// uart_rx
module uart_rx
  #(parameter CLKS_PER_BIT = 104)
  (
   input        i_Clock,
   input        i_Rst,
   input        i_Rx_Serial,
   output reg [15:0] o_Rx_Byte,
  output reg square_wave,
  output reg pin1,
  output  reg pin2
  );
export LEC_CHECK = 0
export ABC_AREA = 1
export CAP_MARGIN = 20
export CELL_PAD_IN_SITES_DETAIL_PLACEMENT = 0
export CORE_ASPECT_RATIO = 0.64
export CORE_MARGIN = 2
export CORE_UTILIZATION = 72
export CTS_CLUSTER_DIAMETER = 242
export GPL_ROUTABILITY_DRIVEN = 0
export GPL_TIMING_DRIVEN = 1
export HOLD_SLACK_MARGIN = -0.08
export MAX_ROUTING_LAYER = met4
export MIN_ROUTING_LAYER = met1
export PLACE_DENSITY = 0.35
export SLEW_MARGIN = 20
create_clock -name core_clock -period 63.0 [get_ports {i_Clock}]
run.sh (not shown) runs the stock make flow with config.mk's settings and CLKGATE_MAP_FILE=.
The starting point stopped in global routing (5_1_grt) (GRT-0232).
Next try:
==> flow/config.mk (replaced) <==
export PLATFORM = sky130hd
export DESIGN_NAME = uart_rx
export DESIGN_NICKNAME = uart_rx
export VERILOG_FILES = /design/flow/design.v
export SDC_FILE = /design/flow/constraint.sdc
export NUM_CORES = 4
export LEC_CHECK = 0
export ABC_AREA = 1
export CAP_MARGIN = 20
export CORE_MARGIN = 2
export CORE_UTILIZATION = 72
export PLACE_DENSITY_LB_ADDON = 0.2
export SLEW_MARGIN = 20
==> flow/constraint.sdc (replaced) <==
create_clock -name core_clock -period 76.2 [get_ports {i_Clock}]
set_input_delay 15.2400 -clock core_clock [delete_from_list [all_inputs] [get_ports {i_Clock}]]
set_output_delay 15.2400 -clock core_clock [all_outputs]
set_load 0.01 [all_outputs]
With this change the flow went through all stages and came out clean.
Area after synthesis is unchanged.
Synthesized cell count does not change.
Die size hardly moves.

Starting RTL as in the previous note.
## uart_rx
module uart_rx
  #(parameter CLKS_PER_BIT = 104)
  (
   input        i_Clock,
   input        i_Rst,
   input        i_Rx_Serial,
   output reg [15:0] o_Rx_Byte,
  output reg square_wave,
  output reg pin1,
  output  reg pin2
  );
==> flow/config.mk <==
export PLATFORM = sky130hd
export DESIGN_NAME = uart_rx
export DESIGN_NICKNAME = uart_rx
export VERILOG_FILES = /design/flow/design.v
export SDC_FILE = /design/flow/constraint.sdc
export NUM_CORES = 4
export LEC_CHECK = 0
export ABC_AREA = 1
export CAP_MARGIN = 20
export CORE_MARGIN = 2
export CORE_UTILIZATION = 72
export CTS_CLUSTER_SIZE = 99
export SLEW_MARGIN = 20
==> flow/constraint.sdc <==
create_clock -name core_clock -period 100.0 [get_ports {i_Clock}]
set_input_delay 20.0000 -clock core_clock [delete_from_list [all_inputs] [get_ports {i_Clock}]]
set_output_delay 20.0000 -clock core_clock [all_outputs]
set_load 0.01 [all_outputs]
The baseline passed the timing, design-rule and antenna checks.
Rerun with:
--- a/flow/config.mk
+++ b/flow/config.mk
@@ -10,4 +10,3 @@
 export CORE_MARGIN = 2
 export CORE_UTILIZATION = 72
-export CTS_CLUSTER_SIZE = 99
 export SLEW_MARGIN = 20
After rerunning:
- The new run produced a clean layout
- wire length is unchanged
- worst hold slack stays the same
- non-clock buffer count does not change
Rerun with:
--- a/flow/config.mk
+++ b/flow/config.mk
@@ -6,7 +6,11 @@
 export NUM_CORES = 4
 export LEC_CHECK = 0
-export ABC_AREA = 1
 export CAP_MARGIN = 20
+export CORE_ASPECT_RATIO = 0.5
 export CORE_MARGIN = 2
-export CORE_UTILIZATION = 72
+export CORE_UTILIZATION = 39
+export CTS_CLUSTER_DIAMETER = 96
+export CTS_CLUSTER_SIZE = 98
+export GPL_TIMING_DRIVEN = 0
 export SLEW_MARGIN = 20
+export TNS_END_PERCENT = 5
Fmax drops by about 15%; die size climbs by 89%; worst setup slack got worse by 14000 ps; clock skew hardly moves; via count climbs by about 2.3%; sequential cell count does not change; routed wire length climbs by about 20%; global-route usage drops by 15 points; synthesized cell count drops by 12%; clock-buffer cell count does not change.
Rerun with:
==> flow/config.mk (replaced) <==
export PLATFORM = sky130hd
export DESIGN_NAME = uart_rx
export DESIGN_NICKNAME = uart_rx
export VERILOG_FILES = /design/flow/design.v
export SDC_FILE = /design/flow/constraint.sdc
export NUM_CORES = 4
export LEC_CHECK = 0
export CAP_MARGIN = 20
export CORE_MARGIN = 2
export CORE_UTILIZATION = 28
export SLEW_MARGIN = 20
=> Wire length falls by 0.99%; hold slack loses 16 ps; flip-flop count stays the same; clock skew rose by 11 ps.

== run A ==
uart_rx again, from the RTL that the note above started with.
==> flow/design.v (excerpt) <==
module uart_rx
  #(parameter CLKS_PER_BIT = 104)
  (
   input        i_Clock,
   input        i_Rst,
   input        i_Rx_Serial,
   output reg [15:0] o_Rx_Byte,
  output reg square_wave,
  output reg pin1,
  output  reg pin2
  );
Settings: LEC_CHECK=0, CAP_MARGIN=35, CORE_MARGIN=2, CORE_UTILIZATION=54, CTS_CLUSTER_SIZE=69, GPL_ROUTABILITY_DRIVEN=0, GPL_TIMING_DRIVEN=0, HOLD_SLACK_MARGIN=0.01, MAX_ROUTING_LAYER=met4, MIN_ROUTING_LAYER=met1, SETUP_SLACK_MARGIN=5.0, SLEW_MARGIN=20, TNS_END_PERCENT=95; clock period 152.0 ns.
diff inputs: run A => run B
- a deleted MAX_ROUTING_LAYER that had been met4
- a deleted HOLD_SLACK_MARGIN that had been 0.01
- a change of CTS_CLUSTER_SIZE from 69 to 32
- a change of TNS_END_PERCENT from 95 to 5
- a deleted MIN_ROUTING_LAYER that had been met1
- a deleted SETUP_SLACK_MARGIN that had been 5.0
- an added CTS_CLUSTER_DIAMETER of 96
- an added CORE_ASPECT_RATIO of 0.5
- a deleted GPL_TIMING_DRIVEN that had been 0
- a change of the clock period (ns, I/O delays scaled along) from 152.0 to 100.0
## What came out
Lower routed wire length on met3 was reported by run A, not run B. Run B and run A ended up with nearly the same clock-pin transition on the worst setup and hold timing paths. Number of tap cells added at floorplan (lower): run B. Compared with run A, run B shows layout-stage area growth over the synthesis result lower by 0.73 points. Compared with run A, in run B minimum setup slack in the final design down 35.21 ns; number of cells on the critical path now sits lower; number of clock buffers in the layout decreased 1. o_Rx_Byte[0]$_SDFF_PP0_ as the timing startpoint of the critical path was reported by run A, and o_Rx_Byte[13]$_SDFF_PP0_ by run B.
Inputs modified between run B and run C:
- swapping 35 for 20 in CAP_MARGIN
- putting GPL_TIMING_DRIVEN at 0 where nothing was set
- swapping 32 for 98 in CTS_CLUSTER_SIZE
- swapping 54 for 39 in CORE_UTILIZATION
- putting PLACE_DENSITY at 0.43 where nothing was set
- swapping 5 for 95 in TNS_END_PERCENT
==> results <==
In the metrics for run B and run C, the one carrying the lower slew at the pin closest to its max-slew limit is run B. Summary of run C over run B: fmax went down about 1.1%, clock-buffer cell count fell by 1, growth of design area from synthesis to finish +5.5 points, worst setup slack shrank by 1.01 ns, total routed wirelength now larger. Changes observed in run C relative to run B: design area climbed 1700 um2; number of tap instances climbed 278.
For run D, these inputs were changed with respect to run C:
- swapping 39 for 54 in CORE_UTILIZATION
- clearing GPL_TIMING_DRIVEN, which used to be 0
- clearing CTS_CLUSTER_DIAMETER, which used to be 96
- clearing GPL_ROUTABILITY_DRIVEN, which used to be 0
- clearing CTS_CLUSTER_SIZE, which used to be 98
- clearing TNS_END_PERCENT, which used to be 95
- clearing PLACE_DENSITY, which used to be 0.43
- swapping 0.5 for 1.85 in CORE_ASPECT_RATIO
Findings:
- Run D | stages: all done | timing, DRC, antenna: all pass
- Synthesis-stage register bit count came out exactly the same in run D and run C.
- Changes observed in run D relative to run C: headroom to the max-slew limit moved down; die area moved down.
- Changes observed in run D relative to run C: proportion of cell area occupied by registers grew by 0.36 points, final routed wirelength across all metal layers picked up an extra about 0.65%.
- Of run D and run C, run D shows the lower worst hold slack, with run C above it.
